## v14
==> flow/design.v (excerpt) <==
module my_chip (
    input logic [11:0] io_in,  
    output logic [11:0] io_out,  
    input logic clock,
    input logic reset  
);
    huff_encoder DUT(.clk(clock), .reset(reset), .io_in(io_in), .io_out(io_out));  
endmodule
Size in the first run: about 2800 cells after synthesis, about 26 I/O pins, roughly 19000 um2 of cells after synthesis.
export LEC_CHECK = 0
export ABC_AREA = 1
export CAP_MARGIN = 5
export CELL_PAD_IN_SITES_GLOBAL_PLACEMENT = 0
export CORE_MARGIN = 2
export CORE_UTILIZATION = 72
export CTS_CLUSTER_DIAMETER = 27
export MAX_ROUTING_LAYER = met4
export PLACE_DENSITY = 0.64
export SETUP_SLACK_MARGIN = 1.44
export SLEW_MARGIN = 40
export TNS_END_PERCENT = 5
create_clock -name core_clock -period 5.83 [get_ports {clock}]
run.sh (not shown) runs the stock make flow with config.mk's settings and CLKGATE_MAP_FILE=.
In the summary table, v14 is marked failed, with error GRT-0232 raised in global routing (5_1_grt).
Inputs modified between v14 and v5:
- a deleted CTS_CLUSTER_DIAMETER that had been 27
- a deleted ABC_AREA that had been 1
- a deleted CELL_PAD_IN_SITES_GLOBAL_PLACEMENT that had been 0
- a change of SLEW_MARGIN from 40 to 20
- a change of CAP_MARGIN from 5 to 20
- a deleted MAX_ROUTING_LAYER that had been met4
- a change of SETUP_SLACK_MARGIN from 1.44 to 1.98
- a change of CORE_UTILIZATION from 72 to 66
- a deleted PLACE_DENSITY that had been 0.64
- a deleted TNS_END_PERCENT that had been 5
- a change of the clock period (ns, I/O delays scaled along) from 5.83 to 7.72
## What came out
Re post-detailed-placement cell area: v5 and v14 aren't equal, and the higher value belongs to v5.
v5 vs v14 — worst-case setup slack after placement rose 0.10 ns.
Re placeable core area: v5 is about 10% up on v14.
v5 vs v14 — and-or/or-and share of the synthesized area dropped 5.4 points.
v5 ended with every stage complete and zero timing, DRC or antenna violations.
Higher synthesized cell count was reported by v14, not v5.

========
The RTL this note starts from:
==> flow/design.v <==
module huff_encoder (
	clk,
	reset,
	io_in,
	io_out
);
	input wire clk;
	input wire reset;
	input wire [11:0] io_in;
	output reg [11:0] io_out;
	reg [23:0] data_in;
	reg [8:0] freq_in;
	reg [1:0] count;
	reg [3:0] odd_idx;
	reg [3:0] even_idx;
	wire [56:0] initial_node;
	reg [2:0] state;
	reg [19:0] huff_tree [0:5];
	reg [56:0] in_huff_tree;
	reg [2:0] in_pad;
	wire [2:0] out_pad;
	wire [75:0] out_huff_tree;
	wire [18:0] merged_node;
	reg [8:0] encoded_value;
	reg [8:0] encoded_mask;
	reg done;
	reg [14:0] character;
	reg [2:0] encoded_value_h [0:5];
	reg [2:0] a;
	reg [2:0] b;
	reg [2:0] c;
	reg [2:0] encoded_value_l;
	reg [2:0] encoded_value_r;
	reg is_n_odd;
	freq_calc freq_calc_ins(
		.data_in(data_in),
		.freq_in(freq_in),
		.node(initial_node)
	);
	node_sorter node_sorter_ins(
		.clk(clk),
		.input_node(in_huff_tree[0+:57]),
		.input_pad(in_pad),
		.output_node(out_huff_tree[19+:57]),
		.output_pad(out_pad)
	);
	assign out_huff_tree[0+:19] = 19'b0;
	merge_nodes merge_nodes_ins(
		.min_node(out_huff_tree[57+:19]),
		.second_min_node(out_huff_tree[38+:19]),
		.merged_node(merged_node)
	);
	always @(posedge clk) begin : huffman_enc
		if (reset) begin
			state <= 3'b001;
			a <= 3'd0;
			b <= 3'b000;
			c <= 3'b000;
			done = 'b0;
			in_pad <= 3'b000;
			begin : sv2v_autoblock_1
				reg signed [31:0] i;
				for (i = 0; i < 3; i = i + 1)
					begin
						encoded_value[(2 - i) * 3+:3] = 'b0;
						encoded_mask[(2 - i) * 3+:3] = 'b0;
						in_huff_tree[((2 - i) * 19) + 18-:5] <= 'b0;
						in_huff_tree[((2 - i) * 19) + 13-:3] <= 'b0;
						in_huff_tree[((2 - i) * 19) + 10] <= 'b0;
						in_huff_tree[((2 - i) * 19) + 9-:5] <= 'b0;
						in_huff_tree[((2 - i) * 19) + 4-:5] <= 'b0;
						character[(2 - i) * 5+:5] = 'b0;
					end
			end
			begin : sv2v_autoblock_2
				reg signed [31:0] i;
				for (i = 0; i < 6; i = i + 1)
					begin
						encoded_value_h[i] = 'b0;
						huff_tree[i][19-:5] = 'b0;
						huff_tree[i][14] = 1'b0;
						huff_tree[i][3-:2] = 'b0;
						huff_tree[i][13-:5] = 'b0;
						huff_tree[i][8-:5] = 'b0;
						huff_tree[i][1-:2] = 'b0;
					end
			end
			encoded_value_l = 'b0;
			encoded_value_r = 'b0;
		end
		else
			case (state)
				3'b001: begin
					done = 'b0;
					io_out <= 'b0;
					a <= 'b0;
					b <= 'b0;
					if (io_in[11] == 1'b1) begin
						if (c < 3) begin
							data_in[(2 - c) * 8+:8] <= io_in[7:0];
							freq_in[(2 - c) * 3+:3] <= io_in[10:8];
						end
						c <= c + 1'b1;
					end
					state <= (c == 3 ? 3'b010 : 3'b001);
				end
				3'b010: begin
					count = 3;
					begin : sv2v_autoblock_3
						reg signed [31:0] i;
						for (i = 0; i < 3; i = i + 1)
							in_huff_tree[(2 - i) * 19+:19] <= initial_node[(2 - i) * 19+:19];
					end
					in_pad <= 3'b000;
					state <= 3'b011;
				end
				3'b011: state <= 3'b100;
				3'b100: begin
					in_huff_tree[38+:19] <= merged_node;
					in_huff_tree[0+:38] <= out_huff_tree[0+:38];
					in_pad <= {out_pad[2] | out_pad[1], out_pad[0], 1'b1};
					count = count - 1'b1;
					even_idx = count << 1'b1;
					odd_idx = even_idx + 1'b1;
					huff_tree[even_idx][19-:5] = out_huff_tree[75-:5];
					huff_tree[odd_idx][19-:5] = out_huff_tree[56-:5];
					huff_tree[even_idx][14] = out_huff_tree[67];
					huff_tree[odd_idx][14] = out_huff_tree[48];
					huff_tree[even_idx][13-:5] = out_huff_tree[66-:5];
					huff_tree[odd_idx][13-:5] = out_huff_tree[47-:5];
					huff_tree[even_idx][8-:5] = out_huff_tree[61-:5];
					huff_tree[odd_idx][8-:5] = out_huff_tree[42-:5];
					huff_tree[1][19-:5] = out_huff_tree[75-:5];
					huff_tree[1][14] = out_huff_tree[67];
					huff_tree[1][13-:5] = out_huff_tree[66-:5];
					huff_tree[1][8-:5] = out_huff_tree[61-:5];
					if (!(count[0] | count[1]))
						state <= 3'b101;
					else
						state <= 3'b011;
				end
				3'b101: begin
					begin : sv2v_autoblock_4
						reg signed [31:0] l;
						for (l = 5; l > 1; l = l - 1)
							begin : sv2v_autoblock_5
								reg signed [31:0] n;
								for (n = 1; n < 6; n = n + 1)
									if ((huff_tree[n][14] == 'b0) && ((huff_tree[n][13-:5] == huff_tree[l][19-:5]) || (huff_tree[n][8-:5] == huff_tree[l][19-:5])))
										huff_tree[l][3-:2] = n;
							end
					end
					begin : sv2v_autoblock_6
						reg signed [31:0] n;
						for (n = 2; n < 6; n = n + 1)
							huff_tree[n][1-:2] = huff_tree[huff_tree[n][3-:2]][1-:2] + 1'b1;
					end
					state <= 3'b110;
				end
				3'b110: begin
					begin : sv2v_autoblock_7
						reg signed [31:0] n;
						for (n = 2; n < 6; n = n + 1)
							begin
								encoded_value_l = encoded_value_h[huff_tree[n][3-:2]] << 1'b1;
								encoded_value_r = (encoded_value_h[huff_tree[n][3-:2]] << 1'b1) | 1'b1;
								is_n_odd = n[0];
								if (huff_tree[n][3-:2] != 1'b1)
									encoded_value_h[n] = (is_n_odd ? encoded_value_r : encoded_value_l);
								else if (huff_tree[n][3-:2] == 1'b1)
									encoded_value_h[n][0] = (is_n_odd ? 1'b1 : 1'b0);
							end
					end
					begin : sv2v_autoblock_8
						integer i;
						for (i = 0; i <= 2; i = i + 1)
							begin : sv2v_autoblock_9
								reg signed [31:0] n;
								for (n = 1; n < 6; n = n + 1)
									if ((huff_tree[n][19-:5] == data_in[((2 - i) * 8) + 3-:4]) && (huff_tree[n][14] == 'b1)) begin
										encoded_mask[(2 - i) * 3+:3] = (1'b1 << huff_tree[n][1-:2]) - 1'b1;
										encoded_value[(2 - i) * 3+:3] = encoded_value_h[n];
										character[(2 - i) * 5+:5] = huff_tree[n][19-:5];
									end
							end
					end
					state <= 3'b111;
				end
				3'b111: begin
					c <= 'b0;
					done = 1'b1;
					io_out[8:0] <= (b[0] == 1'b0 ? {done, 3'b011, (a > 2 ? 5'b00000 : character[(2 - a) * 5+:5])} : {done, 2'b00, encoded_mask[(2 - a) * 3+:3], encoded_value[(2 - a) * 3+:3]});
					b <= b + 1'b1;
					a <= (b[0] == 1'b1 ? a + 1 : a);
					state <= (a > 2 ? 3'b001 : 3'b111);
				end
				default: state <= 3'b001;
			endcase
	end
endmodule
module freq_calc (
	data_in,
	freq_in,
	node
);
	input wire [23:0] data_in;
	input wire [8:0] freq_in;
	output reg [56:0] node;
	always @(*) begin : sv2v_autoblock_1
		reg signed [31:0] i;
		for (i = 0; i < 3; i = i + 1)
			begin
				node[((2 - i) * 19) + 18-:5] = data_in[(2 - i) * 8+:8];
				node[((2 - i) * 19) + 13-:3] = freq_in[(2 - i) * 3+:3];
				node[((2 - i) * 19) + 9-:5] = 'b0;
				node[((2 - i) * 19) + 4-:5] = 'b0;
				node[((2 - i) * 19) + 10] = 1'b1;
			end
	end
endmodule
module node_sorter (
	clk,
	input_node,
	input_pad,
	output_node,
	output_pad
);
	input wire clk;
	input wire [56:0] input_node;
	input wire [2:0] input_pad;
	output reg [56:0] output_node;
	output reg [2:0] output_pad;
	reg [18:0] temp_node;
	reg [56:0] sort_tmp;
	reg [2:0] pad_tmp;
	always @(posedge clk) begin
		begin : sv2v_autoblock_1
			reg signed [31:0] i;
			for (i = 0; i < 3; i = i + 1)
				sort_tmp = input_node;
		end
		pad_tmp = input_pad;
		begin : sv2v_autoblock_2
			reg signed [31:0] j;
			for (j = 0; j < 2; j = j + 1)
				begin : sv2v_autoblock_3
					reg signed [31:0] k;
					for (k = 0; k < 2; k = k + 1)
						if (!(pad_tmp[2 - k] | pad_tmp[2 - (k + 1)]) && (((sort_tmp[((2 - k) * 19) + 13-:3] == sort_tmp[((2 - (k + 1)) * 19) + 13-:3]) && (sort_tmp[((2 - k) * 19) + 18-:5] > sort_tmp[((2 - (k + 1)) * 19) + 18-:5])) || (sort_tmp[((2 - k) * 19) + 13-:3] > sort_tmp[((2 - (k + 1)) * 19) + 13-:3]))) begin
							temp_node = sort_tmp[(2 - k) * 19+:19];
							sort_tmp[(2 - k) * 19+:19] = sort_tmp[(2 - (k + 1)) * 19+:19];
							sort_tmp[(2 - (k + 1)) * 19+:19] = temp_node;
							pad_tmp[2 - k] = 1'b0;
							pad_tmp[2 - (k + 1)] = 1'b0;
						end
				end
		end
		output_node <= sort_tmp;
		output_pad <= pad_tmp;
	end
endmodule
module merge_nodes (
	min_node,
	second_min_node,
	merged_node
);
	input wire [18:0] min_node;
	input wire [18:0] second_min_node;
	output wire [18:0] merged_node;
	assign merged_node[18-:5] = min_node[18-:5] + second_min_node[18-:5];
	assign merged_node[13-:3] = min_node[13-:3] + second_min_node[13-:3];
	assign merged_node[9-:5] = min_node[18-:5];
	assign merged_node[4-:5] = second_min_node[18-:5];
	assign merged_node[10] = 1'b0;
endmodule
`default_nettype none
module my_chip (
    input logic [11:0] io_in,  
    output logic [11:0] io_out,  
    input logic clock,
    input logic reset  
);
    huff_encoder DUT(.clk(clock), .reset(reset), .io_in(io_in), .io_out(io_out));  
endmodule
make LEC_CHECK=0 CAP_MARGIN=20 CORE_MARGIN=2 CORE_UTILIZATION=53 SLEW_MARGIN=20 finish   # period 9.41 ns
Change:
Settings changed: CORE_UTILIZATION 53 to 40.
First-iteration DRC count rose by 39%.
Combinational power is about the same.
Worst hold slack gains 54 ps.
Worst setup slack loses 110 ps.
Synthesized cell count is unchanged.
Total power fell by 2.3%.
Design area rose by 0.51%.
Global-route usage fell by 6.6 points.
Register-to-register slack loses 110 ps.
Non-clock buffer count fell by 1.
Area after synthesis stays the same.
Change:
Settings changed: ABC_AREA set to 1, CORE_UTILIZATION 40 to 72, CTS_CLUSTER_SIZE set to 96, PLACE_DENSITY_LB_ADDON set to 0.02, SETUP_SLACK_MARGIN set to 0.56.
Clock period 9.41 ns to 1.86 ns, I/O delays scaled along.
What happened:
- With this change the flow aborted during clock tree synthesis (4_1_cts) (DPL-0033)
- area after synthesis is about the same
- die size went down by 44%
- synthesized cell count went up by 21%
Power figures rest on the tool's default switching activity, not on a simulated workload.
